===== design.v =====
`timescale 1ns / 1ps
module hx711driver (
    input clk,
    input reset,
    input logic ce,  
    input logic [15:0] dvsr,  
    input logic start,
    output logic [23:0] dout,
    output logic hx711_done_tick,
    output logic ready,
    output logic sclk,
    input logic hx711_in
);
typedef enum {idle, cpha_delay, p0, p1, g0, g1} state_type;
state_type state_reg;
state_type state_next;
logic p_clk;
logic [15:0] c_reg;
logic [15:0] c_next;
logic hx711_clk_reg;
logic hx711_clk_next;
logic ready_i;
logic hx711_done_tick_i;
logic [5:0] n_reg;
logic [5:0] n_next;
logic [23:0] si_reg;
logic [23:0] si_next;
always_ff @(posedge clk, posedge reset)
    if (reset) begin
        state_reg <= idle;
        si_reg <= 0;
        n_reg <= 0;
        c_reg <= 0;
        hx711_clk_reg <= 0;
    end
    else if (ce) begin
        state_reg <= state_next;
        si_reg <= si_next;
        n_reg <= n_next;
        c_reg <= c_next;
        hx711_clk_reg <= hx711_clk_next;
    end
always_comb
begin
    state_next = state_reg;  
    ready_i = 0;
    hx711_done_tick_i = 0;
    si_next = si_reg;
    n_next = n_reg;
    c_next = c_reg;
    case (state_reg)
        idle: begin
                ready_i = 1;  
                if (start & !hx711_in) begin  
                    n_next = 0;  
                    c_next =0;   
                    state_next = cpha_delay;  
                end
            end
        cpha_delay: begin
                if (c_reg==dvsr) begin  
                    state_next = p0;  
                    c_next = 0;   
                end
                else
                    c_next = c_reg + 1;  
            end
        p0: begin
                if (c_reg==dvsr) begin  
                    state_next = p1;   
                    si_next = {si_reg[22:0], hx711_in};  
                    c_next = 0;  
                end
                else
                    c_next = c_reg + 1;   
            end
        p1: begin
                if (c_reg==dvsr) begin  
                    if (n_reg==23) begin  
                        state_next = g0;  
                        c_next = 0;  
                    end
                    else begin
                        state_next = p0;   
                        n_next = n_reg + 1;   
                        c_next = 0;   
                    end
                end
                else
                    c_next = c_reg + 1;  
            end
        g0: begin
                if (c_reg==dvsr) begin  
                    state_next = g1;  
                    c_next = 0;  
                end
                else
                    c_next = c_reg + 1;   
            end
        g1: begin
                if (c_reg==dvsr) begin  
                    hx711_done_tick_i = 1;   
                    state_next = idle;   
                end
                else
                    c_next = c_reg + 1;  
            end
     endcase
end
assign ready = ready_i;
assign hx711_done_tick = hx711_done_tick_i;
assign p_clk = (state_next==p0) || (state_next == g0);
assign hx711_clk_next = p_clk;
assign dout = si_reg;
assign sclk = hx711_clk_reg;
endmodule
`timescale 1ns / 1ps
module seven_seg_driver (
    input logic clock,
    input logic reset,
    input logic [23:0] binary_in,
    output logic [7:0] segments_out,  
    output logic [7:0] anodes_out      
);
    logic [15:0] refresh_counter;
    logic refresh_tick;
    always_ff @(posedge clock, posedge reset) begin
        if (reset) begin
            refresh_counter <= '0;
            refresh_tick <= 1'b0;
        end else begin
            refresh_tick <= 1'b0;  
            if (refresh_counter == 16'd1023) begin
                refresh_counter <= '0;
                refresh_tick <= 1'b1;
            end else begin
                refresh_counter <= refresh_counter + 1;
            end
        end
    end
    logic [31:0] bcd_digits;  
    always_comb begin
        logic [23:0] bin_copy;
        logic [31:0] bcd_temp;
        bin_copy = binary_in;
        bcd_temp = '0;
        for (int i = 0; i < 24; i++) begin
            for (int j = 0; j < 8; j++) begin
                if (bcd_temp[ (j*4) +: 4 ] > 4) begin
                bcd_temp[ (j*4) +: 4 ] = bcd_temp[ (j*4) +: 4 ] + 3;
                end
            end
            {bcd_temp, bin_copy} = {bcd_temp, bin_copy} << 1;
        end
        bcd_digits = bcd_temp;  
    end
    logic [2:0] digit_selector;  
    logic [3:0] current_bcd_digit;  
    always_ff @(posedge clock, posedge reset) begin
        if (reset) begin
            digit_selector <= '0;
        end else if (refresh_tick) begin
            digit_selector <= digit_selector + 1;  
        end
    end
    always_comb begin
        case (digit_selector)
            3'd0:    current_bcd_digit = bcd_digits[3:0];    
            3'd1:    current_bcd_digit = bcd_digits[7:4];    
            3'd2:    current_bcd_digit = bcd_digits[11:8];   
            3'd3:    current_bcd_digit = bcd_digits[15:12];  
            3'd4:    current_bcd_digit = bcd_digits[19:16];  
            3'd5:    current_bcd_digit = bcd_digits[23:20];  
            3'd6:    current_bcd_digit = bcd_digits[27:24];  
            3'd7:    current_bcd_digit = bcd_digits[31:28];  
            default: current_bcd_digit = 4'b1111;          
        endcase
    end
    always_comb begin
        case (current_bcd_digit)
            4'd0:    segments_out = 8'b00000011;  
            4'd1:    segments_out = 8'b10011111;  
            4'd2:    segments_out = 8'b00100101;  
            4'd3:    segments_out = 8'b00001101;  
            4'd4:    segments_out = 8'b10011001;  
            4'd5:    segments_out = 8'b01001001;  
            4'd6:    segments_out = 8'b01000001;  
            4'd7:    segments_out = 8'b00011111;  
            4'd8:    segments_out = 8'b00000001;  
            4'd9:    segments_out = 8'b00001001;  
            default: segments_out = 8'b11111111;  
        endcase
    end
    always_comb begin
        case (digit_selector)
            3'd0:    anodes_out = 8'b11111110;  
            3'd1:    anodes_out = 8'b11111101;  
            3'd2:    anodes_out = 8'b11111011;  
            3'd3:    anodes_out = 8'b11110111;  
            3'd4:    anodes_out = 8'b11101111;  
            3'd5:    anodes_out = 8'b11011111;  
            3'd6:    anodes_out = 8'b10111111;  
            3'd7:    anodes_out = 8'b01111111;  
            default: anodes_out = 8'b11111111;  
        endcase
    end
endmodule
`timescale 1ns / 1ps
module top_nexys_a7 (
    input logic clock,       
    input logic reset,
    input logic hx711_data_in,
    output logic hx711_sclk_out,
    output logic [5:0] states_led,
    output logic [7:0] DDP,
    output logic [7:0] AN
);
    logic clock50MHz;
    always_ff @(posedge clock, posedge reset) begin
        if (reset) clock50MHz <= 0;
        else       clock50MHz <= ~clock50MHz;
    end
    logic ce_50;
    assign ce_50 = ~clock50MHz;
    logic hx711_data_sync1, hx711_data_sync2;
    always_ff @(posedge clock) begin
        if (ce_50) begin
            hx711_data_sync1 <= hx711_data_in;
            hx711_data_sync2 <= hx711_data_sync1;
        end
    end
    logic [23:0] s_hx711_raw_bits; 
    logic        s_hx711_tick;     
    hx711driver inst_hx711_driver (
        .clk(clock), 
        .reset(reset), 
        .ce(ce_50),
        .dvsr(16'd50), 
        .start(1'b1), 
        .dout(s_hx711_raw_bits), 
        .hx711_done_tick(s_hx711_tick),
        .ready(), 
        .sclk(hx711_sclk_out), 
        .hx711_in(hx711_data_sync2) 
    );
    logic signed [31:0] data_signed;
    assign data_signed = {{8{s_hx711_raw_bits[23]}}, s_hx711_raw_bits};
    logic s_tick_sync_r, s_tick_rising;
    always_ff @(posedge clock) s_tick_sync_r <= s_hx711_tick;
    assign s_tick_rising = s_hx711_tick && !s_tick_sync_r; 
    localparam int CLOCKS_PER_SECOND = 100_000;
    localparam int THRESHOLD = 50;                      
    localparam int NOISE_LIMIT = 15000; 
    int timer_1sec;
    logic signed [63:0] accumulator_sum; 
    int sample_count;
    int consecutive_outliers;
    logic signed [31:0] current_second_avg;
    logic signed [31:0] previous_second_avg;
    logic signed [31:0] display_stable_val;
    logic signed [31:0] r_sample_captured;  
    typedef enum logic [3:0] {
        ST_IDLE,          
        ST_SAMPLE_CALC,   
        ST_SAMPLE_CHECK,  
        ST_SAMPLE_ACCUM,  
        ST_PREP_DIV,      
        ST_DIVIDE,        
        ST_UPDATE,        
        ST_CLEANUP        
    } state_t;
    state_t state;
    logic [63:0] div_dividend;
    logic [63:0] div_remainder;
    logic [31:0] div_divisor;
    logic [31:0] div_quotient;
    logic [6:0]  div_counter;
    logic        div_sign_bit;
    logic signed [31:0] r_diff;
    logic [31:0] r_abs_diff;
    logic        r_is_valid_sample;
    always_ff @(posedge clock, posedge reset) begin
        if (reset) begin
            timer_1sec <= '0;
            accumulator_sum <= '0;
            sample_count <= '0;
            current_second_avg <= '0;
            previous_second_avg <= '0;
            display_stable_val <= '0;
            states_led <= '0;
            state <= ST_IDLE;
            div_dividend <= 0; 
            div_remainder <= 0; 
            div_divisor <= 0;
            div_quotient <= 0; 
            div_counter <= 0; 
            div_sign_bit <= 0;
            consecutive_outliers <= 0;
            r_sample_captured <= 0;
            r_diff <= 0;
            r_abs_diff <= 0;
            r_is_valid_sample <= 0;
        end
        else begin
            case (state)
                ST_IDLE: begin
                    if (s_tick_rising) begin
                        r_sample_captured <= data_signed;  
                        state <= ST_SAMPLE_CALC;           
                    end 
                    else if (timer_1sec == CLOCKS_PER_SECOND - 1) begin
                        timer_1sec <= 0;
                        state <= ST_PREP_DIV;
                    end 
                    else begin
                        timer_1sec <= timer_1sec + 1;
                    end
                end
                ST_SAMPLE_CALC: begin
                    if (timer_1sec != CLOCKS_PER_SECOND - 1) timer_1sec <= timer_1sec + 1;
                    r_diff <= r_sample_captured - current_second_avg;
                    state <= ST_SAMPLE_CHECK;
                end
                ST_SAMPLE_CHECK: begin
                    if (timer_1sec != CLOCKS_PER_SECOND - 1) timer_1sec <= timer_1sec + 1;
                    if (r_diff < 0) r_abs_diff <= unsigned'(-r_diff);
                    else            r_abs_diff <= unsigned'(r_diff);
                    state <= ST_SAMPLE_ACCUM;
                end
                ST_SAMPLE_ACCUM: begin
                    if (timer_1sec != CLOCKS_PER_SECOND - 1) timer_1sec <= timer_1sec + 1;
                    if (r_abs_diff < NOISE_LIMIT || current_second_avg == 0 || consecutive_outliers >= 3) begin
                        accumulator_sum <= accumulator_sum + r_sample_captured;
                        sample_count <= sample_count + 1;
                        consecutive_outliers <= 0;
                    end else begin
                        consecutive_outliers <= consecutive_outliers + 1;
                    end
                    state <= ST_IDLE;  
                end
                ST_PREP_DIV: begin
                    if (sample_count == 0) begin
                        current_second_avg <= 0;
                        state <= ST_UPDATE;
                    end else begin
                        if (accumulator_sum < 0) begin
                            div_dividend <= unsigned'(-accumulator_sum);
                            div_sign_bit <= 1'b1;
                        end else begin
                            div_dividend <= unsigned'(accumulator_sum);
                            div_sign_bit <= 1'b0;
                        end
                        div_divisor   <= unsigned'(sample_count);
                        div_remainder <= 0;
                        div_quotient  <= 0;
                        div_counter   <= 63; 
                        state <= ST_DIVIDE;
                    end
                end
                ST_DIVIDE: begin
                    div_remainder = (div_remainder << 1) | (div_dividend[div_counter]);
                    if (div_remainder >= div_divisor) begin
                        div_remainder = div_remainder - div_divisor;
                        div_quotient[div_counter] = 1'b1; 
                    end
                    if (div_counter == 0) state <= ST_UPDATE;
                    else div_counter <= div_counter - 1;
                end
                ST_UPDATE: begin
                    logic signed [31:0] temp_avg;
                    if (div_sign_bit) temp_avg = signed'(-div_quotient);
                    else              temp_avg = signed'(div_quotient);
                    current_second_avg <= temp_avg;
                    display_stable_val <= temp_avg;
                    if ((previous_second_avg - temp_avg) > THRESHOLD) states_led <= 6'b101101; 
                    else states_led <= 6'b000000;
                    state <= ST_CLEANUP;
                end
                ST_CLEANUP: begin
                    previous_second_avg <= current_second_avg;
                    accumulator_sum <= 0;
                    sample_count <= 0;
                    state <= ST_IDLE; 
                end
                default: state <= ST_IDLE;
            endcase
        end
    end
    logic [23:0] final_display_number;
    always_comb begin
        if (display_stable_val < 0) final_display_number = unsigned'(-display_stable_val);
        else                        final_display_number = unsigned'(display_stable_val);
    end
    seven_seg_driver inst_display (
        .clock(clock),                  
        .reset(reset),                
        .binary_in(final_display_number),   
        .segments_out(DDP),           
        .anodes_out(AN)               
    );
endmodule

===== run.sh =====
#!/bin/bash
# the make line also repeats each setting of config.mk as NAME=value (left out here)
make -C /OpenROAD-flow-scripts/flow DESIGN_CONFIG=/design/flow/config.mk WORK_HOME=/design/flow/orfs CLKGATE_MAP_FILE= finish

===== config.mk =====
export PLATFORM = sky130hd
export DESIGN_NAME = top_nexys_a7
export DESIGN_NICKNAME = top_nexys_a7
export VERILOG_FILES = /design/flow/design.v
export SDC_FILE = /design/flow/constraint.sdc
export NUM_CORES = 4
export LEC_CHECK = 0
export CAP_MARGIN = 20
export CORE_MARGIN = 2
export CORE_UTILIZATION = 72
export PLACE_DENSITY_LB_ADDON = 0.26
export SETUP_SLACK_MARGIN = 3.6
export SLEW_MARGIN = 20

===== constraint.sdc =====
create_clock -name core_clock -period 26.9 [get_ports {clock}]
set_input_delay 5.3800 -clock core_clock [delete_from_list [all_inputs] [get_ports {clock}]]
set_output_delay 5.3800 -clock core_clock [all_outputs]
set_load 0.01 [all_outputs]

==> results of run 1 <==
[layer usage]
metal	vias up	track usage, %	part of all wire [%]	routed length (um)
met5	-	0	0	0
met4	0	15.6	6.5	9660
met3	1031	4.74	8.7	13000
met2	2997	62.3	47	70300
met1	23400	45.8	38	56700
li1	21600	-	-	-
[cell type report]
type / instances / area share, %
multi-input cells: 4662 / 60.7
flip-flops and latches: 622 / 26.8
repair buffers: 382 / 5.21
clock buffers: 87 / 3.07
well taps: 931 / 2.01
inverters: 255 / 1.70
clock inverters: 25 / 0.438
diodes: 2 / 0.00862
[metrics by stage]
| step | power [mW] | cell area (sq um) | setup TNS (ns) | setup WS, ns |
|---|---|---|---|---|
| finish | 1.83 | 58000 | -8.80 | -1.34 |
| global route | 1.88 | 58000 | -12.42 | -1.87 |
| CTS | 1.83 | 56700 | 0 | 1.93 |
| detailed placement | 0.973 | 51900 | -3.93 | -0.655 |
| global placement | 0.973 | 51900 | 0 | 0.193 |
| floorplan | 0.968 | 51000 | 0 | 2.06 |
[repair_timing]
item,in CTS,in global routing
hold buffers,0,0
setup endpoints to repair,7,7
gates resized,246,140
pin swaps,140,96
buffers inserted,215,85
==> summary.txt, run 1 <==
Results of the full flow below.

Drt:
- The run puts the detail-routed via count per cell at 7.03.
- The run gives the average detailed-routed wire length per instance as 21.5 um.
- The run gives the residual antenna-violating net count after detailed routing as 0.
- The run puts the total via count in the routed design at 48,900.
- The run gives the total wire length after detailed routing as 150,000 um.
- The run gives the total iterations of the first detailed-routing run as 10.
- The run gives the number of design-rule violations left by the first detailed-router iteration as 5,830.
- For this run, design rule violations remaining after detail routing come to 0.

Logic synthesis:
- The run gives the summed standard-cell area reported by yosys as 0.0500 sq mm.
- In the synthesized netlist, the dominant kind of combinational cell is AND-OR/OR-AND gates.
- After synthesis, the most frequently instantiated cells are sky130_fd_sc_hd__dfrtp_1 (617), sky130_fd_sc_hd__nand2_1 (563), sky130_fd_sc_hd__nor2_1 (472).
- In the synthesized netlist the dominant register cell turns out to be sky130_fd_sc_hd__dfrtp_1.
- The run gives the fraction of the mapped netlist area in adder cells as 7.25%.
- The run gives the most numerous cell in the Yosys netlist as sky130_fd_sc_hd__dfrtp_1.
- The run puts the post-synth tally of flip-flops with integrated enable at 2.
- The run gives the AND-OR/OR-AND share of the synthesized area as 23.3%.
- In this run, the synthesized area fraction spent on and/or/nand/nor cells is recorded as 19.1%.
- The run puts the synthesized area per cell at 8.71 sq um.
- Synthesis produced a netlist whose cell count is 5,744.
- For this design, Yosys synthesis ends with a cell count of 5,744.
- The run gives the number of library cell types mapped by synthesis as 160.
- The run puts the post-synthesis sequential area ratio at 31.1%.
- The run puts the async set-or-reset flop fraction in the synthesized netlist at 99.5%.
- The run gives the flop and latch count out of synthesis as 622.
- The run gives the area fraction in mux cells as 6.63%.
- The run gives the post-synthesis cell type with the largest combined area as sky130_fd_sc_hd__dfrtp_1.
- The run puts the area fraction of the dominant cell type after synthesis at 30.9%.
- By area the synthesized netlist is led by sky130_fd_sc_hd__dfrtp_1 (31%), sky130_fd_sc_hd__ha_1 (7.1%), sky130_fd_sc_hd__xor2_1 (4.8%), sky130_fd_sc_hd__nand2_1 (4.2%), sky130_fd_sc_hd__xnor2_1 (3.7%).
- The run puts the xor and xnor area share after synthesis at 8.72%.
- The synthesis report lists the Yosys warning total as 3.
- Before any placement, the netlist area is recorded as 0.0500 sq mm.

Clock network:
- Clock tree synthesis found a total of 622 sinks.
- The run gives the clock latency of the later-clocked register in the worst-skew pair as 0.64 ns.
- Buffers inserted during clock tree synthesis total 61.
- TritonCTS built the clock tree.
- The cell sitting at the root of the clock tree is a sky130_fd_sc_hd__clkbuf_16.
- The run puts the H-tree level count at 2.
- The run gives the clock transition at the registers of the reported paths as 0.07 ns.
- The run puts the maximum buffer depth of the clock tree at 3.

Min path:
- The run gives the source of the worst hold timing path as hx711_data_sync1$_DFFE_PN_.
- The run gives the worst hold-check path type as flip-flop to flip-flop.
- The path with the worst hold slack has its endpoint at hx711_data_sync2$_DFFE_PN_.
- The report gives the cell count of the worst hold path as 0.

Placed design:
- The run gives the global placer's final weighted congestion as 0.914.
- The run puts the number of cells after detailed placement at 6,552.
- The run puts the half-perimeter wire length after placement at 84,700 um.
- As logged by OpenROAD, the buffers inserted on ports number 22.

Setup path:
- The critical path's slowest stage uses the library cell sky130_fd_sc_hd__o311ai_0.
- According to the timing report, the critical path is launched from display_stable_val[5]$_DFFE_PP0P_.
- The run gives the worst-case reg-to-reg path depth as 51.
- The kind of cell with the highest combined delay along the critical path is AND-OR/OR-AND gates.
- In the setup report, the worst path falls into the class flip-flop to output port.
- STA classifies the critical path endpoint as an output port.
- Following the worst setup path forward leads to its endpoint at DDP[3].
- The run gives the arrival time reported for the critical path endpoint as 22.86 ns.
- STA classifies the critical path startpoint as a flip-flop.
- The run gives the cell seen most often among critical-path stages as sky130_fd_sc_hd__buf_4.
- Across all register-to-register paths, the minimum setup slack is 15.49 ns.
- In this run the critical register-to-register path is launched from r_sample_captured[1]$_DFFE_PP0P_.
- The run gives the worst path buffer plus inverter count as 16.
- In this run the critical register-to-register path is captured at accumulator_sum[63]$_DFFE_PP0P_.
- At the worst endpoint, the required time is 21.52 ns.
- The run gives the largest fanout of any net on the critical path as 8.
- The run puts the peak per-stage delay on the critical path at 1.41 ns.
- The run gives the number of cells on the critical path as 93.

Power:
- The power report attributes to the sequential group a share of 51.2%.
- Per the power-grid run, VDD falls by no more than 0.0550 mV.
- The run puts the power drawn by the clock network at 874 uW.
- Looking at the group totals, the largest power group turns out to be registers.
- The run gives the switching share of total power as 21.5%.
- The run gives the cell-internal power as 1.44 mW.
- The run gives the clock share of power as 47.8%.
- The run gives the switching component of the power as 392 uW.
- The run puts the power attributed to sequential cells at 936 uW.
- The run puts the power in combinational cells at 18.9 uW.
- The run gives the power density over cell area as 31.5 mW/mm^2.
- The run gives the part of the total power dissipated in combinational logic as 1.0%.
- Summed over all cells, the static leakage comes to 25.8 nW.

Die:
- The run gives the height of the chip as 268 um.
- Per the OpenROAD floorplan log, the area of the die is 0.0716 sq mm.
- 26 I/O pins were placed.
- The run gives the placeable core region as 0.0687 sq mm.
- The run gives the floorplan die width as 268 um.
- The floorplan has 96 rows.
- The run puts the fraction of the core area occupied by cells at floorplan at 72.8%.

Final timing:
- In the finished design, the share of the clock period the worst path needs comes to 105%.
- The run gives the number of failing hold endpoints at the final stage as 0.
- The run puts the highest clock frequency the design can meet at 35.4 MHz.
- The run puts the final period demand of the worst path at 28.24 ns.
- Setup repair after global routing could not meet its margin everywhere.
- The transition time recorded at the tightest slew-check pin is 1.76 ns.
- The run puts the max-slew violation count at 3.
- The end-of-flow timing check tallies setup violations at 7.
- On the final layout, the worst hold slack is 0.430 ns.
- The run gives the max-slew headroom at the worst pin as -18.8%.
- The run puts the post-route clock skew at 0.0266 ns.
- The run puts the final setup slack of the worst path at -1.34 ns.

Flow run:
- The run puts the stage-log warning count at 88.
- The run puts the reported max-cap violation count at 1.

Layout:
- The run puts the fraction of the core area covered by cells at the end of the flow at 84.5%.
- In the final layout, the fill cell count is 3,694.
- The run puts the sequential standard cell area at 0.0156 sq mm.
- The run gives the logic area as 0.0352 sq mm.
- The run puts the synthesis-to-finish area growth at 16.0%.
- The count of cells in the finished layout, fillers not included, comes to 6,966.
- In the final design database the tool counted 6,273 nets.

Global route:
- The run gives the aggregate global routing overflow as 0.
- The run puts the initial antenna violation count at 3.
- The run gives the first-pass GRT wire length as 219,000 um.
- The run puts the number of global-route vias before repair at 45,300.
- The run puts the global router's overall resource usage at 36.2%.
- Entering global routing, the biggest net connects 172 pins.

Run status:
- The flow ran to the end, but the layout failed its checks.
- The reasons given for failing layout checks are max-capacitance violations, max-slew violations, negative setup slack.
==> run 2: changes to the inputs <==
Settings changed: CORE_UTILIZATION 72 to 66, PLACE_DENSITY_LB_ADDON 0.26 to default, SETUP_SLACK_MARGIN 3.6 to default.
Clock period 26.9 ns to 17.6 ns, I/O delays scaled along.
==> run 2 against run 1 <==
Net effect: critical endpoint is now DDP[5]; clock skew up 0.0038 ns; sequential share of layout area down 1.9 points; cell count up 10%; sequential cell count stayed put; the layout fails its checks (negative setup slack); largest power group unchanged; worst hold slack hardly changed; combinational power is 54% higher; critical path depth up 7; utilization decreased by 0.99 points.
==> summary.txt, run 2 <==
Results of the full flow below.

Power:
- The run gives the cell-internal power as 2.22 mW.
- The run puts the power attributed to sequential cells at 1.43 mW.
- The run puts the sequential fraction of design power at 50.3%.
- The run gives the total power of the final layout as 2.85 mW.
- Per the summary, power density relative to cell area is 45.7 mW/mm^2.
- The power report attributes to the combinational group a share of 1.0%.
- The combinational power reported by the tool is 29.2 uW.
- The run gives the clock share of power as 48.7%.
- The power report shows net switching accounting for 22.0% of the total.
- The run puts the power drawn by the clock network at 1.39 mW.
- The analysis attributes to cell leakage a power of 28.9 nW.
- Per the OpenROAD power report, switching power amounts to 627 uW.
- The largest part of the power goes to registers.
- The run puts the maximum VDD drop at 0.101 mV.

Die:
- The run puts the height of the chip at 279 um.
- During I/O placement, the number of pins put on the boundary was 26.
- The overall die size recorded for this design is 0.0780 sq mm.
- The run gives the placeable core region as 0.0747 sq mm.
- The run puts the floorplan die width at 279 um.
- The run gives the fraction of the core area occupied by cells at floorplan as 67.0%.
- The floorplan has 100 rows.

Logic synthesis:
- The run gives the summed standard-cell area reported by yosys as 0.0500 sq mm.
- The run puts the area fraction of the dominant cell type after synthesis at 30.9%.
- Among all cell types in the netlist, the one instantiated most often is sky130_fd_sc_hd__dfrtp_1.
- The run puts the yosys synthesis warning count at 3.
- In the synthesized netlist, the cells that appear most often are sky130_fd_sc_hd__dfrtp_1 (617), sky130_fd_sc_hd__nand2_1 (563), sky130_fd_sc_hd__nor2_1 (472).
- After synthesis, the cell types taking the most area are sky130_fd_sc_hd__dfrtp_1 (31%), sky130_fd_sc_hd__ha_1 (7.1%), sky130_fd_sc_hd__xor2_1 (4.8%), sky130_fd_sc_hd__nand2_1 (4.2%), sky130_fd_sc_hd__xnor2_1 (3.7%).
- The run puts the fraction of the mapped netlist area in simple logic gates at 19.1%.
- The run puts the cell count in the Yosys report at 5,744.
- For reference, the mux area share after synthesis is 6.63%.
- Per Yosys stat, the portion of area used by sequential elements is 31.1%.
- Per the synth stats, the flop cell with the highest instance count is sky130_fd_sc_hd__dfrtp_1.
- Per the synthesis report, the dominant area consumer among library cells is sky130_fd_sc_hd__dfrtp_1.
- The run gives the xor and xnor area share after synthesis as 8.72%.
- The run puts the netlist area before placement at 0.0500 sq mm.
- Per the synth stats, the proportion of register bits with asynchronous set or reset is 99.5%.
- The run gives the prevailing logic family in the synthesized netlist as AND-OR/OR-AND gates.
- Synthesis handed over a netlist of 5,744 instances.
- Per the synthesis report, the adder-cell share of the synthesized area is 7.25%.
- The run puts the flop and latch count out of synthesis at 622.
- The run gives the number of library cell types mapped by synthesis as 160.
- The run gives the post-synth tally of flip-flops with integrated enable as 2.
- The run gives the synthesized area per cell as 8.71 sq um.
- Per the synthesis report, the AND-OR/OR-AND share of the synthesized area is 23.3%.

Setup path:
- The run gives the arrival time reported for the critical path endpoint as 19.74 ns.
- The timing report attributes the biggest portion of critical-path delay to simple AND/OR/NAND/NOR gates.
- The run gives the nature of the critical path endpoint as an output port.
- The run puts the largest fanout of any net on the critical path at 7.
- Per STA, the highest per-stage delay on the worst path measures 0.56 ns.
- The run puts the worst path buffer plus inverter count at 19.
- The run gives the worst-case reg-to-reg path depth as 51.
- The run puts the flop-to-flop setup slack at 6.28 ns.
- The launch point of the critical path was reported as display_stable_val[11]$_DFFE_PP0P_.
- The run puts the endpoint required time on the critical path at 14.08 ns.
- The worst setup path is launched from a flip-flop.
- The run gives the cell seen most often among critical-path stages as sky130_fd_sc_hd__ha_4.
- The run gives the worst setup path category as flip-flop to output port.
- The critical path ends at DDP[5].
- The slowest stage of the critical path is the sky130_fd_sc_hd__or4_4 cell.
- The worst register-to-register path begins at r_sample_captured[1]$_DFFE_PP0P_.
- In this run the critical register-to-register path is captured at accumulator_sum[63]$_DFFE_PP0P_.
- The run puts the number of cells on the critical path at 100.

Drt:
- The run puts the detail-routed via count per cell at 6.21.
- The run gives the total iterations of the first detailed-routing run as 6.
- The run gives the total via count in the routed design as 47,700.
- The run gives the number of DRC violations after detailed routing as 0.
- The routed design shows a wire length per standard cell of 17.3 um.
- The count of nets left with antenna violations once routing finished came out at 0.
- The run gives the count of inserted antenna diode cells as 0.
- The run gives the number of design-rule violations left by the first detailed-router iteration as 3,030.
- The run puts the total wire length after detailed routing at 133,000 um.

Global route:
- The run puts the number of global-route vias before repair at 47,000.
- The run gives the global router's overall resource usage as 33.4%.
- The run gives the initial antenna violation count as 0.
- The run gives the largest net degree at the start of global routing as 148.
- The first global-routing pass estimated 222,000 um of wire.
- The run gives the aggregate global routing overflow as 0.

Layout:
- The run gives the number of fill cells in the layout as 4,635.
- The final report lists a non-filler cell total of 7,685.
- The run gives the post-route cell area as 0.0624 sq mm.
- In this run the layout overhead on the synthesized area is reported as 24.6%.
- The run gives the layout net count as 6,958.

Clock network:
- The run gives the buffer type at the clock tree root as sky130_fd_sc_hd__clkbuf_16.
- The run puts the clock transition at the registers of the reported paths at 0.06 ns.
- The run gives the maximum buffer depth of the clock tree as 3.
- The run puts the clock latency of the later-clocked register in the worst-skew pair at 0.62 ns.
- Counting the buffers created by CTS gives 66.
- The run gives the H-tree level count as 3.
- TritonCTS built the clock tree.
- The run gives the number of clock sinks as 622.
- Hold repair after CTS inserted 0 buffers.

Min path:
- The run gives the hold path depth as 0.
- The run gives the source of the worst hold timing path as hx711_data_sync1$_DFFE_PN_.
- For hold timing, the worst endpoint is hx711_data_sync2$_DFFE_PN_.
- The most critical min-delay path falls under flip-flop to flip-flop.

Placed design:
- The run gives the global placer's final weighted congestion as 0.927.
- The run gives the area of placed instances as 0.0587 sq mm.
- The run puts the total of buffers placed on input and output ports at 22.
- The run gives the half-perimeter wire length after placement as 94,800 um.
- The run gives the number of cells after detailed placement as 7,484.

Final timing:
- The run puts the measured slew at the worst slew-check pin at 1.02 ns.
- The run puts the number of failing hold endpoints at the final stage at 0.
- Per the timing report, the achievable frequency comes out to 43.0 MHz.
- Setup repair after global routing could not meet its margin everywhere.
- On the final layout, the worst clock skew is 0.0304 ns.
- The final critical path takes up 132% of the cycle.
- The run gives the final period demand of the worst path as 23.26 ns.
- The run gives the max-slew headroom at the worst pin as 31.9%.
- The run puts the final setup slack of the worst path at -5.66 ns.
- The run puts the max-slew violation count at 0.
- The run puts the number of failing setup endpoints in the final timing report at 7.

Run status:
- In this run the layout check failures are negative setup slack.
- The flow ran to the end, but the layout failed its checks.

Flow run:
- The tool warning count for the run is 86.
- The number of maximum-capacitance violations recorded for the run is 0.
==> run 2: metal layers <==
metal  part of all wire (%)  wire length [um]  vias up  global-route usage (%)
met5                      0                 0        -                       0
met4                    3.0              3960        0                    10.6
met3                    4.2              5650      305                    3.13
met2                     50             66300     1318                    58.9
met1                     43             57300    23200                    43.4
li1                       -                 -    22900                       -
==> run 2: repair_timing <==
item | 4_1_cts | 5_1_grt
pin swaps | 99 | 47
gates resized | 151 | 66
buffers inserted | 57 | 29
setup endpoints to repair | 7 | 7
hold endpoints to repair | 0 | 0
==> run 2: layout make-up <==
cell class / instances / area, sq um / area share (%)
inverters: 255 / 971 / 1.56
clock inverters: 19 / 274 / 0.439
repair buffers: 1062 / 8070 / 12.9
flip-flops and latches: 622 / 15600 / 25.0
multi-input cells: 4662 / 34400 / 55.2
well taps: 969 / 1210 / 1.94
clock buffers: 96 / 1850 / 2.97
==> run 2: per-stage QoR <==
stage                     setup WS, ns  TNS (ns)  hold slack (ns)  utilization, %
after global placement           -5.10    -35.54            0.406            78.5
after CTS                        -5.13    -35.60            0.433            82.7
after detailed placement         -5.72    -39.82            0.407            78.5
final                            -5.66    -38.90            0.431            83.5
after global routing             -6.46    -44.46            0.439            83.5
after floorplan                  -5.38    -37.47            0.352               -
==> run 3: changes to the inputs <==
Settings changed: CORE_UTILIZATION 66 to 40, SETUP_SLACK_MARGIN from default to 5.0.
Clock period 17.6 ns to 34.4 ns, I/O delays scaled along.
==> run 3 against run 2 <==
Net effect: the run now finishes clean; worst hold slack worse by 0.0084 ns; global-route usage fell by 15 points; routed wire length is 9.9% lower; sequential share of layout area increased by 2.9 points; register-to-register slack improved by 17 ns; via count down 12%; first-iteration DRC count fell by 3.4%; cell area decreased by 10%; synthesized cell count is the same; utilization down 38 points; critical path type unchanged.
==> summary.txt, run 3 <==
Results of the full flow below.

Layout:
- For this run, the share of the core covered by cells in the final layout is 45.0%.
- The finished cells cover 0.0558 sq mm.
- Per the run report, area growth between synthesis and finish was 11.6%.
- The run gives the number of standard cells in the layout, taps in and fillers out as 7,419.
- The run gives the layout net count as 6,020.
- The run puts the sequential standard cell area at 0.0156 sq mm.
- The run puts the number of fill cells in the layout at 12,100.
- The run gives the logic area as 0.0339 sq mm.

Setup path:
- The run gives the worst-path cell with the longest stage delay as sky130_fd_sc_hd__or4_4.
- The run puts the worst-case reg-to-reg path depth at 51.
- By startpoint and endpoint, the worst setup path is classified as flip-flop to output port.
- The run gives the worst setup path endpoint as DDP[4].
- The run gives the source of the critical timing path as display_stable_val[8]$_DFFE_PP0P_.
- Counting stages on the worst path, the most repeated cell is sky130_fd_sc_hd__ha_4.
- Along the worst path, the maximum fanout reaches 15.
- Walking the critical path from launch to capture passes 99 cell instances.
- The run gives the peak per-stage delay on the critical path as 0.61 ns.
- STA puts the critical path data required time at 27.52 ns.
- Per the timing report, the most critical flop-to-flop path originates at accumulator_sum[1]$_DFFE_PP0P_.
- The run gives the flop-to-flop setup slack as 23.44 ns.
- The kind of cell with the highest combined delay along the critical path is simple AND/OR/NAND/NOR gates.
- Looking at the reg2reg group, the worst path ends at accumulator_sum[63]$_DFFE_PP0P_.
- The run puts the worst path buffer plus inverter count at 11.
- The run gives the startpoint class of the critical path as a flip-flop.
- STA classifies the critical path endpoint as an output port.
- According to the timing report, the arrival time at the worst endpoint equals 21.74 ns.

Clock network:
- Clock tree synthesis inserted a total of 67 buffers.
- TritonCTS built the clock tree.
- The run gives the clock latency of the later-clocked register in the worst-skew pair as 0.62 ns.
- Looking at the clock tree report, the root buffer type is sky130_fd_sc_hd__clkbuf_16.
- Buffers inserted to repair hold after CTS numbered 0.
- The run gives the number of clock sinks as 622.
- In this run the number of H-tree levels came out at 3.
- The run puts the clock transition at the registers of the reported paths at 0.06 ns.
- The run puts the maximum buffer depth of the clock tree at 3.

Placed design:
- As logged by OpenROAD, the buffers inserted on ports number 22.
- The run puts the half-perimeter wire length after placement at 85,200 um.
- The run puts the global placer's final weighted congestion at 0.851.
- The run puts the number of cells after detailed placement at 7,230.
- The run gives the minimum setup slack after placement as 2.74 ns.
- The post-placement cell area is 0.0517 sq mm.

Logic synthesis:
- The run gives the post-synthesis sequential area ratio as 31.1%.
- A synthesized cell averages 8.71 sq um.
- The run gives the area fraction of the dominant cell type after synthesis as 30.9%.
- The commonest register cell is sky130_fd_sc_hd__dfrtp_1.
- In the synthesized netlist, the cells that appear most often are sky130_fd_sc_hd__dfrtp_1 (617), sky130_fd_sc_hd__nand2_1 (563), sky130_fd_sc_hd__nor2_1 (472).
- The run puts the number of library cell types mapped by synthesis at 160.
- The most frequently used library cell after synthesis is sky130_fd_sc_hd__dfrtp_1.
- The run gives the summed standard-cell area reported by yosys as 0.0500 sq mm.
- Ranked by total cell area, the synthesized netlist is headed by sky130_fd_sc_hd__dfrtp_1 (31%), sky130_fd_sc_hd__ha_1 (7.1%), sky130_fd_sc_hd__xor2_1 (4.8%), sky130_fd_sc_hd__nand2_1 (4.2%), sky130_fd_sc_hd__xnor2_1 (3.7%).
- After Yosys synthesis, AND-OR and OR-AND compound gates account for 23.3% of the synthesized area.
- The run gives the cell count in the Yosys report as 5,744.
- The run gives the yosys synthesis warning count as 3.
- Of the total synthesized cell area, the portion taken by AND, OR, NAND and NOR gates is 19.1%.
- The run puts the fraction of the mapped netlist area in adder cells at 7.25%.
- Yosys reported that registers with async set or reset make up 99.5%.
- The synthesized design spends more area on one cell type than any other, namely sky130_fd_sc_hd__dfrtp_1.
- For reference, the top logic cell family by area is AND-OR/OR-AND gates.
- The run gives the number of instances in the synthesized netlist as 5,744.
- The run puts the flop and latch count out of synthesis at 622.
- The run gives the post-synth tally of flip-flops with integrated enable as 2.
- The synthesized netlist occupies a cell area of 0.0500 sq mm.
- The run puts the area fraction in mux cells at 6.63%.
- The run puts the xor and xnor area share after synthesis at 8.72%.

Min path:
- The tightest min-delay check is of the flip-flop to flip-flop type.
- The run gives the hold path depth as 0.
- The endpoint of the worst hold path is reported as hx711_data_sync2$_DFFE_PN_.
- Looking at hold timing, the worst path starts from hx711_data_sync1$_DFFE_PN_.

Drt:
- The run gives the total via count in the routed design as 42,200.
- The run gives the number of design-rule violations left by the first detailed-router iteration as 2,928.
- Per the detail_route report, vias per standard cell equal 5.69.
- The repair_antennas step left the layout with diodes totalling 0.
- After detailed routing, the number of remaining DRC violations is 0.
- The run gives the total iterations of the first detailed-routing run as 6.
- The run puts the total wire length after detailed routing at 120,000 um.
- The run gives the residual antenna-violating net count after detailed routing as 0.
- The run gives the average detailed-routed wire length per instance as 16.2 um.

Global route:
- The run gives the largest net degree at the start of global routing as 181.
- The first global-routing pass estimated 200,000 um of wire.
- The run puts the aggregate global routing overflow at 0.
- The run gives the initial antenna violation count as 0.
- The run puts the number of global-route vias before repair at 39,700.
- The run gives the global router's overall resource usage as 18.2%.

Power:
- In this run, power in flip-flops and latches comes to 732 uW.
- The run gives the maximum VDD drop as 0.0376 mV.
- Ranked by power, first place goes to clock.
- The combinational power reported by the tool is 15.6 uW.
- The run puts the leakage dissipation at 24.4 nW.
- The run puts the power drawn by the clock network at 745 uW.
- Total power normalized to cell area comes to 26.7 mW/mm^2.
- The run gives the sequential fraction of design power as 49.1%.
- The run gives the switching component of the power as 317 uW.
- The run puts the cell-internal power at 1.17 mW.
- The run gives the clock share of power as 49.9%.
- The script computed the net switching share of total power as 21.3%.
- Total power for the finished layout comes to 1.49 mW.
- The run gives the part of the total power dissipated in combinational logic as 1.0%.

Die:
- The run puts the height of the chip at 358 um.
- The run gives the area of the die as 0.128 sq mm.
- After floorplanning, the core was divided into 129 placement rows.
- The run puts the fraction of the core area occupied by cells at floorplan at 40.4%.
- The run puts the floorplan die width at 358 um.
- The total area inside the core boundary comes to 0.124 sq mm.
- During I/O placement, the number of pins put on the boundary was 26.

Final timing:
- The flow reports an fmax of 34.9 MHz.
- The run gives the worst hold margin as 0.422 ns.
- Setup repair after global routing left no endpoint under its margin.
- For this run, the final setup violation count is recorded as 0.
- The run gives the post-route clock skew as 0.0266 ns.
- The final layout reports a setup TNS of 0 ns.
- The critical path in the final layout is reported with a setup slack of 5.78 ns.
- The smallest clock period supported by the final layout is computed as 28.62 ns.
- Measured against its own limit, the worst slew margin works out to 28.6%.
- The run puts the max-slew violation count at 0.
- The run gives the final period utilization as 83.2%.
- The run puts the number of failing hold endpoints at the final stage at 0.
- The run gives the measured slew at the worst slew-check pin as 1.07 ns.

Flow run:
- The run gives the reported max-cap violation count as 0.
- The number of warnings reported in the stage logs is 82.

Run status:
- The run finished with no timing, DRC or antenna violations.
==> run 3: per-layer routing <==
layer | vias up | part of all wire (%) | GRT usage [%]
met5 | - | 0 | 0
met4 | 0 | 1.8 | 4.19
met3 | 136 | 3.3 | 1.69
met2 | 724 | 47 | 30.4
met1 | 20300 | 48 | 25.4
li1 | 21000 | - | -
==> run 3: layout make-up <==
class	count	area share, %
timing repair buffer	123	1.87
clock inverter	20	0.462
clock buffer	100	3.59
multi-input combinational	4662	60.8
sequential	622	27.9
inverter	255	1.73
tap	1637	3.67
==> run 3: repair_timing <==
| action | 4_1_cts | 5_1_grt |
|---|---|---|
| gates resized | 98 | 165 |
| pin swaps | 13 | 39 |
| endpoints found under the hold margin | 0 | 0 |
| buffers inserted | 20 | 47 |
| setup endpoints to repair | 7 | 7 |
==> run 4: changes to the inputs <==
Settings changed: CAP_MARGIN 20 to 0, CORE_UTILIZATION 40 to 72, CTS_CLUSTER_DIAMETER from default to 381, PLACE_DENSITY from default to 0.37, SETUP_SLACK_MARGIN 5.0 to 4.36.
Clock period 34.4 ns to 15.0 ns, I/O delays scaled along.
==> run 4 against run 3 <==
Net effect: the flow now stops in global routing (5_1_grt); synthesized area stayed put; synthesized cell count stayed put; die area is 44% lower.
==> summary.txt, run 4 <==
Figures from the flow reports.

Run status:
- The flow did not finish.
- The flow halted during global routing (5_1_grt).
- The tool reported: "[ERROR GRT-0232] Routing congestion too high. Check the congestion heatmap in the GUI".

Logic synthesis:
- Ranked by instance count, the synthesized netlist is headed by sky130_fd_sc_hd__dfrtp_1 (617), sky130_fd_sc_hd__nand2_1 (563), sky130_fd_sc_hd__nor2_1 (472).
- Summing the areas of all and, or, nand and nor instances in the mapped netlist gives 19.1% of the synthesized area.
- The run puts the fraction of the mapped netlist area in adder cells at 7.25%.
- The run gives the post-synth tally of flip-flops with integrated enable as 2.
- The netlist uses 160 different library cells.
- Per the Yosys statistics, synthesis produced 5,744 cells.
- Summed over all instances, the cell type with the most area after synthesis is sky130_fd_sc_hd__dfrtp_1.
- The most common cell in the synthesized netlist is sky130_fd_sc_hd__dfrtp_1.
- In the post-synthesis netlist, the biggest area contributors are sky130_fd_sc_hd__dfrtp_1 (31%), sky130_fd_sc_hd__ha_1 (7.1%), sky130_fd_sc_hd__xor2_1 (4.8%), sky130_fd_sc_hd__nand2_1 (4.2%), sky130_fd_sc_hd__xnor2_1 (3.7%).
- The run gives the yosys synthesis warning count as 3.
- The run gives the prevailing logic family in the synthesized netlist as AND-OR/OR-AND gates.
- The cell area that synthesis handed to floorplanning was 0.0500 sq mm.
- The cell-mix breakdown from Yosys lists the XOR/XNOR area share as 8.72%.
- The run puts the flop and latch count out of synthesis at 622.
- The run puts the area fraction of the dominant cell type after synthesis at 30.9%.
- The run puts the async set-or-reset flop fraction in the synthesized netlist at 99.5%.
- The most used flip-flop cell after synthesis is sky130_fd_sc_hd__dfrtp_1.
- The run puts the number of instances in the synthesized netlist at 5,744.
- The run gives the summed standard-cell area reported by yosys as 0.0500 sq mm.
- The share of the Yosys chip area taken by registers is 31.1%.
- The run gives the area fraction in mux cells as 6.63%.
- The run puts the AND-OR/OR-AND share of the synthesized area at 23.3%.
- The run gives the synthesized area per cell as 8.71 sq um.

Placed design:
- The run puts the half-perimeter wire length after placement at 99,200 um.
- Including well taps, the total number of placed cells is 7,467.
- The run puts the total of buffers placed on input and output ports at 22.
- The run gives the global placer's final weighted congestion as 0.935.
- After detailed placement, the total cell area comes to 0.0588 sq mm.

Global route:
- The run puts the aggregate global routing overflow at 1,765.
- The run puts the global router's overall resource usage at 93.2%.

Clock network:
- The run puts the number of clock sinks at 622.
- The clock passes through at most 3 buffers.
- The run puts the number of buffers inserted by hold repair at cts at 0.
- The run puts the H-tree level count at 3.
- TritonCTS created 67 clock buffers.
- Looking at the clock tree report, the root buffer type is sky130_fd_sc_hd__clkbuf_16.

Die:
- The run puts the floorplan die width at 268 um.
- The run puts the placement row count at 96.
- The run gives the placeable core region as 0.0687 sq mm.
- The run gives the height of the chip as 268 um.
- In this run the count of I/O pins placed on the die edge is 26.
- The run gives the fraction of the core area occupied by cells at floorplan as 72.8%.
- The die covers 0.0716 sq mm.
run 4: per-layer routing:
layer	track usage, %	overflow
met1	90.0	143
met2	102	812
met3	86.2	186
met4	97.9	612
met5	73.3	12
run 4: repair_timing:
| item | in CTS |
|---|---|
| pin swaps | 110 |
| gates resized | 227 |
| setup buffers | 71 |
| setup endpoints to repair | 18 |
run 4: stage by stage:
step / utilization, % / power (mW) / setup WS [ns]
after global placement: 85.5 / 1.74 / -7.11
after detailed placement: 85.5 / 1.75 / -8.06
after CTS: 91.1 / 3.50 / -7.50
after floorplan: - / 1.74 / -7.46
==> run 5: changes to the inputs <==
Settings changed: ABC_AREA from default to 1, CORE_UTILIZATION 72 to 40, CTS_CLUSTER_DIAMETER 381 to 236, GPL_TIMING_DRIVEN from default to 0, MAX_ROUTING_LAYER from default to met5, PLACE_DENSITY 0.37 to 0.88, SETUP_SLACK_MARGIN 4.36 to 1.8, SLEW_MARGIN 20 to 30.
Clock period 15.0 ns to 40.0 ns, I/O delays scaled along.
==> run 5 against run 4 <==
Net effect: synthesized cell count up 24%; the run now finishes clean; synthesized area is 1.8% lower; die area increased by 75%.
==> summary.txt, run 5 <==
Results of the full flow below.

Die:
- The chip occupies 0.126 sq mm.
- The run puts the top-level I/O count at 26.
- The run gives the placement row count as 128.
- In the floorplan report the effective utilization is 40.3%.
- The die is 354 um wide.
- The run puts the placeable core region at 0.122 sq mm.
- In this run the vertical extent of the chip is 354 um.

Logic synthesis:
- The run puts the flop and latch count out of synthesis at 622.
- Grouping non-sequential cells by family puts the most area in simple AND/OR/NAND/NOR gates.
- Yosys reports that the most numerous cell types are sky130_fd_sc_hd__nand2_1 (1,717), sky130_fd_sc_hd__inv_1 (959), sky130_fd_sc_hd__dfrtp_1 (617).
- Sequential cells were found to cover 31.7% of the synthesized design area.
- The run puts the fraction of the mapped netlist area in simple logic gates at 31.9%.
- After technology mapping, the gate count stands at 7,139.
- Looking at the gate-level netlist, the highest instance count belongs to sky130_fd_sc_hd__nand2_1.
- The run puts the synthesized area per cell at 6.88 sq um.
- Per the synthesis report, the dominant area consumer among library cells is sky130_fd_sc_hd__dfrtp_1.
- The synthesized netlist devotes 5.42% of its cell area to XOR and XNOR gates.
- The synthesized design contains 2 enable-type register cells.
- The run gives the cell count in the Yosys report as 7,139.
- The run gives the area fraction in mux cells as 0.127%.
- The run gives the area fraction of the dominant cell type after synthesis as 31.4%.
- The run gives the top flip-flop cell by instance count after synthesis as sky130_fd_sc_hd__dfrtp_1.
- The run puts the fraction of the mapped netlist area in adder cells at 7.34%.
- The run puts the yosys synthesis warning count at 3.
- The run gives the netlist area before placement as 0.0491 sq mm.
- In the synthesized netlist the async set-or-reset flop fraction comes to 99.5%.
- By area the synthesized netlist is led by sky130_fd_sc_hd__dfrtp_1 (31%), sky130_fd_sc_hd__nand2_1 (13%), sky130_fd_sc_hd__inv_1 (7.3%), sky130_fd_sc_hd__ha_1 (7.2%), sky130_fd_sc_hd__o21ai_0 (6.2%).
- The run puts the number of library cell types mapped by synthesis at 82.
- Per the synthesis report, the AND-OR/OR-AND share of the synthesized area is 14.3%.
- The run puts the summed standard-cell area reported by yosys at 0.0491 sq mm.

Final timing:
- The run gives the max-slew headroom at the worst pin as 32.3%.
- The end-of-flow timing check tallies setup violations at 0.
- The run puts the max-slew violation count at 0.
- Endpoints failing hold in the final report were tallied at 0.
- The run gives the highest clock frequency the design can meet as 37.7 MHz.
- The run gives the measured slew at the worst slew-check pin as 1.01 ns.
- The run gives the final period demand of the worst path as 26.56 ns.
- The run gives the final period utilization as 66.4%.
- The run gives the worst hold margin as 0.424 ns.
- Adding up every negative setup slack in the final design gives 0 ns.
- Setup repair after global routing left no endpoint under its margin.
- The run puts the post-route clock skew at 0.0298 ns.

Clock network:
- Looking at the clock tree report, the maximum root-to-sink buffer count equals 3.
- TritonCTS built the clock tree.
- The run gives the number of buffers inserted by hold repair at cts as 0.
- The run gives the H-tree level count as 2.
- Clock tree synthesis found a total of 622 sinks.
- The run gives the clock latency of the later-clocked register in the worst-skew pair as 0.67 ns.
- The run puts the post-cts gate resize count at 0.
- For reference, the clock transition at the flip-flops on the worst setup and hold paths is 0.07 ns.
- The run gives the number of buffers inserted during clock tree synthesis as 61.
- In this run the clock root is driven by a sky130_fd_sc_hd__clkbuf_16.
- The run puts the post-CTS repair timing setup buffer count at 0.

Drt:
- Antenna repair during routing inserted a diode count of 0.
- In the log, the iteration count for the first detailed-route pass is 6.
- The run gives the detail-routed via count per cell as 5.44.
- The detailed router reported a total wirelength of 127,000 um.
- The run puts the average detailed-routed wire length per instance at 14.2 um.
- The run puts the number of DRC violations after detailed routing at 0.
- The run gives the total via count in the routed design as 48,500.
- Once detail routing completed, the nets flagged for antenna violations numbered 0.
- The run gives the number of design-rule violations left by the first detailed-router iteration as 4,358.

Min path:
- Note that the worst hold path type here is flip-flop to flip-flop.
- The run puts the hold path depth at 0.
- For the worst min-delay path, the startpoint reported by OpenROAD is hx711_data_sync1$_DFFE_PN_.
- The run gives the sink of the worst hold path as hx711_data_sync2$_DFFE_PN_.

Flow run:
- In this run the tools logged warnings totalling 79.
- Across the run, the number of max-cap violations was 0.

Layout:
- The run puts the logic area at 0.0291 sq mm.
- The run puts the sequential standard cell area at 0.0156 sq mm.
- The run puts the synthesis-to-finish area growth at 9.72%.
- The run puts the layout net count at 7,522.
- The run gives the number of fill cells in the layout as 11,400.

Power:
- The run gives the power in combinational cells as 14.7 uW.
- Cell internal power was estimated by the tool at 1.02 mW.
- The run gives the part of the total power dissipated in combinational logic as 1.1%.
- The largest share of the power goes to clock.
- The run gives the clock share of power as 50.3%.
- The run gives the power drawn by the clock network as 651 uW.
- The run puts the switching share of total power at 21.3%.
- Per report_power, the sequential group accounts for 48.6% of the total.
- The run puts the power attributed to sequential cells at 629 uW.
- The highest supply drop recorded on VDD is 0.0305 mV.
- For this design the ratio of total power to cell area is 24.0 mW/mm^2.
- The run puts the leakage dissipation at 27.6 nW.
- The analysis attributes to net switching a power of 276 uW.

Setup path:
- According to the timing report, the data required time at the worst endpoint equals 32.00 ns.
- The worst setup path is of the flip-flop to output port kind.
- Measured in cells, the most critical reg-to-reg path has a length of 88.
- The run puts the worst path buffer plus inverter count at 26.
- The run puts the flop-to-flop setup slack at 31.05 ns.
- The launch point of the critical path was reported as display_stable_val[0]$_DFFE_PP0P_.
- The run gives the nature of the critical path endpoint as an output port.
- The run gives the reg-to-reg endpoint as accumulator_sum[62]$_DFFE_PP0P_.
- The run gives the kind of cell adding the most delay to the critical path as simple AND/OR/NAND/NOR gates.
- The run gives the startpoint class of the critical path as a flip-flop.
- The slowest stage of the critical path belongs to the cell sky130_fd_sc_hd__clkdlybuf4s50_1.
- The run puts the number of cells on the critical path at 135.
- The run puts the peak per-stage delay on the critical path at 0.54 ns.
- Along the worst path, the maximum fanout reaches 6.
- The run gives the cell seen most often among critical-path stages as sky130_fd_sc_hd__nand2_1.
- The run gives the arrival time reported for the critical path endpoint as 18.56 ns.
- The capture point of the critical path was reported as DDP[4].
- The run gives the origin of the critical flop-to-flop path as accumulator_sum[0]$_DFFE_PP0P_.

Placed design:
- Per the placement log, port buffering inserted 22 buffers.
- The run puts the half-perimeter wire length after placement at 95,500 um.
- The final weighted congestion recorded by global placement is 0.954.

Global route:
- The total overflow left after global routing is 0.
- Entering global routing, the biggest net connects 91 pins.
- The initial antenna violation count is 2.
- The run puts the number of global-route vias before repair at 46,300.
- The first global-routing pass estimated 213,000 um of wire.
- The run gives the global router's overall resource usage as 19.5%.

Run status:
- The run finished with no timing, DRC or antenna violations.
==> run 5: through the flow <==
| step | utilization [%] | instance area [sq um] | std cells | setup slack [ns] | power, mW |
|---|---|---|---|---|---|
| final | 44.2 | 53900 | 8911 | 13.44 | 1.30 |
| after detailed placement | 42.3 | 51600 | 8795 | 14.29 | 0.657 |
| after global routing | 44.2 | 53900 | 8911 | 11.46 | 1.33 |
| after CTS | 44.2 | 53900 | 8911 | 13.56 | 1.30 |
| after global placement | 42.2 | 51400 | 8787 | 8.16 | 0.655 |
| after floorplan | - | 49100 | 7140 | 14.67 | 0.651 |
==> run 5: metal layers <==
metal | wire length [um] | GRT usage, % | vias up
met1 | 53200 | 24.5 | 22800
met3 | 8250 | 2.57 | 377
li1 | - | - | 23600
met2 | 60600 | 34.0 | 1754
met5 | 19 | 0 | -
met4 | 4560 | 7.58 | 2
==> run 5: final cells by class <==
class	instances	area share (%)
inverters	1049	7.34
repair buffers	30	0.803
flip-flops and latches	622	28.9
clock inverters	32	0.980
multi-input cells	5327	53.9
well taps	1625	3.77
clock buffers	84	3.27
plain buffers	142	1.04
==> run 6: changes to the inputs <==
Settings changed: ABC_AREA 1 to default, CAP_MARGIN 0 to 20, CORE_UTILIZATION 40 to 8, CTS_CLUSTER_DIAMETER 236 to default, GPL_TIMING_DRIVEN 0 to default, MAX_ROUTING_LAYER met5 to default, PLACE_DENSITY 0.88 to default, SETUP_SLACK_MARGIN 1.8 to default, SLEW_MARGIN 30 to 20.
Clock period 40.0 ns to 43.1 ns, I/O delays scaled along.
==> run 6 against run 5 <==
Net effect: highest routed layer is now met4; utilization fell by 34 points; global-route usage decreased by 16 points; sequential cell count did not move; worst hold slack got worse by 0.0056 ns; count of clock-buffer cells in the layout is 15 higher; first-iteration DRC count shrank 38%.
==> summary.txt, run 6 <==
Results of the full flow below.

Clock network:
- CTS built an H-tree with a depth of 3.
- Buffers added to address setup during post-CTS repair amount to 0.
- The run gives the number of buffers inserted during clock tree synthesis as 71.
- TritonCTS built the clock tree.
- The clock passes through at most 3 buffers.
- The run gives the post-cts gate resize count as 0.
- For this design, the CTS-stage hold fixing added 0 buffers.
- The root buffer cell chosen for the clock tree is sky130_fd_sc_hd__clkbuf_16.
- The run puts the clock transition at the registers of the reported paths at 0.06 ns.
- The run gives the clock latency of the later-clocked register in the worst-skew pair as 0.69 ns.
- The run puts the number of clock sinks at 622.

Final timing:
- Setup repair after global routing left no endpoint under its margin.
- The run puts the total negative setup slack at 0 ns.
- The run puts the number of failing setup endpoints in the final timing report at 0.
- The run gives the final setup slack of the worst path as 8.47 ns.
- The most critical hold endpoint after final layout shows a slack of 0.418 ns.
- The run puts the max-slew headroom at the worst pin at 29.9%.
- The run gives the highest clock frequency the design can meet as 28.9 MHz.
- The run gives the max-slew violation count as 0.
- The run puts the measured slew at the worst slew-check pin at 1.05 ns.
- The run puts the post-route clock skew at 0.0667 ns.
- The run puts the number of failing hold endpoints at the final stage at 0.
- The final timing summary puts the cycle share of the worst path at 80.3%.
- The run puts the final period demand of the worst path at 34.63 ns.

Logic synthesis:
- The run gives the yosys synthesis warning count as 3.
- The run gives the fraction of the mapped netlist area in simple logic gates as 19.1%.
- The run puts the post-synthesis sequential area ratio at 31.1%.
- The run gives the prevailing logic family in the synthesized netlist as AND-OR/OR-AND gates.
- The stat command in Yosys gives a chip area of 0.0500 sq mm.
- In the synthesized netlist, the number of instances is 5,744.
- The run gives the AND-OR/OR-AND share of the synthesized area as 23.3%.
- By area the synthesized netlist is led by sky130_fd_sc_hd__dfrtp_1 (31%), sky130_fd_sc_hd__ha_1 (7.1%), sky130_fd_sc_hd__xor2_1 (4.8%), sky130_fd_sc_hd__nand2_1 (4.2%), sky130_fd_sc_hd__xnor2_1 (3.7%).
- By count the netlist is led by sky130_fd_sc_hd__dfrtp_1 (617), sky130_fd_sc_hd__nand2_1 (563), sky130_fd_sc_hd__nor2_1 (472).
- The run gives the number of library cell types mapped by synthesis as 160.
- The run puts the fraction of the mapped netlist area in adder cells at 7.25%.
- The run puts the cell count in the Yosys report at 5,744.
- The share of synthesized area in the top cell type comes to 30.9%.
- Of the post-synthesis cell area, the part taken by muxes is 6.63%.
- The post-synth count of flops with an enable pin is 2.
- The run puts the synthesized area per cell at 8.71 sq um.
- For this run, the leading register cell type out of synthesis is sky130_fd_sc_hd__dfrtp_1.
- The run puts the xor and xnor area share after synthesis at 8.72%.
- The run puts the flop and latch count out of synthesis at 622.
- The run gives the post-synthesis cell type with the largest combined area as sky130_fd_sc_hd__dfrtp_1.
- After synthesis, the share of flip-flops with an asynchronous set or reset is 99.5%.
- The mapped netlist covers 0.0500 sq mm.
- The run gives the most numerous cell in the Yosys netlist as sky130_fd_sc_hd__dfrtp_1.

Setup path:
- The required time at the worst endpoint is listed as 34.48 ns.
- STA classifies the critical path startpoint as a flip-flop.
- The run gives the largest fanout of any net on the critical path as 13.
- The run gives the peak per-stage delay on the critical path as 0.80 ns.
- The arrival time of data at the worst endpoint is listed as 26.01 ns.
- The cell family contributing the most delay on the critical path is AND-OR/OR-AND gates.
- STA classifies the critical path endpoint as an output port.
- The worst register-to-register path ends at accumulator_sum[63]$_DFFE_PP0P_.
- The worst setup path is of the flip-flop to output port kind.
- The run gives the number of cells on the critical path as 90.
- Among the stages of the critical path, the cell type that occurs most often is sky130_fd_sc_hd__ha_1.
- The launch point of the critical path was reported as display_stable_val[8]$_DFFE_PP0P_.
- STA lists the startpoint of the worst register-to-register path as r_sample_captured[1]$_DFFE_PP0P_.
- On the critical path, the stage with the largest delay is an instance of sky130_fd_sc_hd__xor2_1.
- Counting cells, the worst reg-to-reg path comes to 51.
- The run puts the flop-to-flop setup slack at 31.82 ns.
- OpenSTA lists the critical path endpoint as DDP[4].
- The run puts the worst path buffer plus inverter count at 8.

Layout:
- According to the finish report, the design has a final net count of 5,952.
- The run puts the synthesis-to-finish area growth at 25.1%.
- The run gives the number of standard cells in the layout, taps in and fillers out as 14,000.

Global route:
- The run gives the largest net degree at the start of global routing as 176.
- The global route stage reports its total congestion overflow as 0.
- The run puts the number of global-route vias before repair at 40,300.
- The run gives the global router's overall resource usage as 3.63%.
- The first global-routing pass estimated 201,000 um of wire.
- The initial antenna violation count is 2.

Min path:
- STA shows the worst min-delay path finishing at hx711_data_sync2$_DFFE_PN_.
- The most critical min-delay path falls under flip-flop to flip-flop.
- The worst hold path passes through 0 cells.
- The worst hold path begins at hx711_data_sync1$_DFFE_PN_.

Run status:
- The flow ran to the end and the layout has no timing, DRC or antenna violations.

Drt:
- The run gives the residual antenna-violating net count after detailed routing as 0.
- For this block, the initial DRC count from the detailed router was 2,715.
- The run puts the detail-routed via count per cell at 2.98.
- Summing over every cut layer, the via total after detailed routing is 41,800.
- The run gives the number of DRC violations after detailed routing as 0.
- The run gives the total iterations of the first detailed-routing run as 5.
- The run gives the average detailed-routed wire length per instance as 8.47 um.
- The final layout contains routed wiring with a total length of 119,000 um.

Placed design:
- The run gives the minimum setup slack after placement as 9.34 ns.
- The run puts the total of buffers placed on input and output ports at 22.
- The run puts the number of cells after detailed placement at 13,900.
- Routability-driven placement finished with a final weighted congestion of 0.789.
- The run puts the half-perimeter wire length after placement at 86,800 um.

Power:
- Per report_power, the combinational group accounts for 1.0% of the total.
- The run gives the cell-internal power as 965 uW.
- The run puts the power attributed to sequential cells at 584 uW.
- The script computed a power per unit cell area of 19.8 mW/mm^2.
- The run gives the maximum VDD drop as 0.0283 mV.
- The run puts the power drawn by the clock network at 646 uW.
- In this run, flip-flops and latches consume 47.0% of the power.
- Per the OpenROAD power report, leakage power amounts to 23.8 nW.
- The run gives the switching component of the power as 277 uW.
- The run puts the clock share of power at 52.0%.
- The run gives the switching share of total power as 22.3%.
- The run gives the power in combinational cells as 12.2 uW.
- In the power breakdown, the biggest contributor is clock.

Die:
- The run gives the placement row count as 290.
- The run puts the placeable core region at 0.623 sq mm.
- The run gives the top-level I/O count as 26.
- Per the OpenROAD floorplan log, the height of the die is 795 um.
- The run gives the floorplan die width as 795 um.
- The run gives the area of the die as 0.632 sq mm.
- The run puts the fraction of the core area occupied by cells at floorplan at 8.03%.

Flow run:
- The run gives the stage-log warning count as 87.
- The run puts the reported max-cap violation count at 0.
[run 6: layout make-up]
cell class                      count  area (sq um)
Antenna cell                        1          2.50
Timing Repair Buffer               51           470
Inverter                          255           965
Tap cell                         8322         10400
Multi-Input combinational cell   4662         32600
Clock inverter                     26           504
Clock buffer                       99          2040
Fill cell                       72000        561000
Sequential cell                   622         15600
[run 6: per-stage QoR]
stage | area [sq um] | total power [mW] | util (%)
6_report | 62600 | 1.24 | 10.0
5_1_grt | 62600 | 1.29 | 10.0
4_1_cts | 62600 | 1.26 | 10.0
3_5_place_dp | 60000 | 0.608 | 9.63
3_3_place_gp | 60000 | 0.608 | 9.63
2_1_floorplan | 50000 | 0.604 | -
[run 6: layer usage]
| layer | vias to the layer above | wire (um) | part of all wire, % | GRT usage, % |
|---|---|---|---|---|
| met5 | - | 0 | 0 | 0 |
| met4 | 0 | 2360 | 2.0 | 1.13 |
| met3 | 119 | 3500 | 2.9 | 0.321 |
| met2 | 637 | 56600 | 48 | 6.27 |
| met1 | 20100 | 56400 | 47 | 4.76 |
| li1 | 20900 | - | - | - |
==> run 7: changes to the inputs <==
Settings changed: ABC_AREA from default to 1, CAP_MARGIN 20 to 0, CORE_UTILIZATION 8 to 72, CTS_CLUSTER_DIAMETER from default to 381, PLACE_DENSITY from default to 0.94, SETUP_SLACK_MARGIN from default to 2.16.
Clock period 43.1 ns to 15.0 ns, I/O delays scaled along.
==> run 7 against run 6 <==
Net effect: the run now fails in global routing (5_1_grt); synthesized cell count rose by 24%; synthesized area fell by 1.8%; die area fell by 89%.
==> summary.txt, run 7 <==
Figures from the flow reports.

Run status:
- The run stopped with a tool error.
- The run gives the step where the flow halted as global routing (5_1_grt).
- The first error in the log reads "[ERROR GRT-0232] Routing congestion too high. Check the congestion heatmap in the GUI".

Logic synthesis:
- The run puts the synthesized area per cell at 6.88 sq um.
- The run gives the post-synthesis sequential area ratio as 31.7%.
- The run puts the summed standard-cell area reported by yosys at 0.0491 sq mm.
- The run gives the yosys synthesis warning count as 3.
- The run gives the xor and xnor area share after synthesis as 5.42%.
- The run gives the netlist area before placement as 0.0491 sq mm.
- The run puts the fraction of the mapped netlist area in adder cells at 7.34%.
- The run gives the post-synthesis cell type with the largest combined area as sky130_fd_sc_hd__dfrtp_1.
- The synthesis run shows the most used standard cells to be sky130_fd_sc_hd__nand2_1 (1,717), sky130_fd_sc_hd__inv_1 (959), sky130_fd_sc_hd__dfrtp_1 (617).
- The run puts the area fraction in mux cells at 0.127%.
- The synthesized design devotes to its leading area cell type 31.4% of total area.
- The run gives the fraction of the mapped netlist area in simple logic gates as 31.9%.
- The run gives the most numerous cell in the Yosys netlist as sky130_fd_sc_hd__nand2_1.
- Of the combinational cells, the family taking the most area is simple AND/OR/NAND/NOR gates.
- The synth_stat.txt file lists the number of cells as 7,139.
- Ranked by total cell area, the synthesized netlist is headed by sky130_fd_sc_hd__dfrtp_1 (31%), sky130_fd_sc_hd__nand2_1 (13%), sky130_fd_sc_hd__inv_1 (7.3%), sky130_fd_sc_hd__ha_1 (7.2%), sky130_fd_sc_hd__o21ai_0 (6.2%).
- The run gives the flop and latch count out of synthesis as 622.
- The run gives the AND-OR/OR-AND share of the synthesized area as 14.3%.
- The run gives the number of instances in the synthesized netlist as 7,139.
- The netlist uses 82 different library cells.
- For this run, asynchronously set or reset flops after synthesis account for 99.5%.
- Looking at the cell usage after synthesis, the top flip-flop cell is sky130_fd_sc_hd__dfrtp_1.
- The run gives the post-synth tally of flip-flops with integrated enable as 2.

Die:
- The run puts the floorplan die width at 265 um.
- The run puts the area of the die at 0.0703 sq mm.
- For reference, the placement row count at floorplan is 95.
- 26 I/O pins were placed.
- The run gives the height of the chip as 265 um.
- In this run the standard cell core region covers 0.0674 sq mm.
- The run gives the fraction of the core area occupied by cells at floorplan as 72.9%.

Clock network:
- The clock passes through at most 3 buffers.
- The run gives the buffer type at the clock tree root as sky130_fd_sc_hd__clkbuf_16.
- The run puts the number of clock sinks at 622.
- The run gives the number of buffers inserted by hold repair at cts as 0.
- The run puts the number of buffers inserted during clock tree synthesis at 58.
- Per the CTS log, the maximum H-tree level is 2.

Placed design:
- The run puts the global placer's final weighted congestion at 0.979.
- The pre-CTS setup check shows a worst slack of -2.90 ns.
- The run puts the area of placed instances at 0.0552 sq mm.
- The run puts the half-perimeter wire length after placement at 99,600 um.
- The run puts the total of buffers placed on input and output ports at 22.

Global route:
- The run puts the aggregate global routing overflow at 23.
- Overall routing resource usage recorded by global route was 71.8%.
## run 7: routing by layer
| metal | GRT usage [%] | overflow |
|---|---|---|
| met1 | 70.4 | 0 |
| met2 | 85.5 | 5 |
| met3 | 61.6 | 8 |
| met4 | 68.8 | 9 |
| met5 | 44.8 | 1 |
## run 7: what timing repair did
action | CTS
gates resized | 168
endpoints found under the hold margin | 0
setup buffers | 62
setup endpoints to repair | 7
pin swaps | 113
## run 7: stage by stage
stage | setup TNS (ns) | std cells
after floorplan | -10.85 | 7140
after global placement | -13.02 | 8516
after detailed placement | -19.99 | 8516
after CTS | -19.14 | 8683
Power and IR drop assume default switching activity.
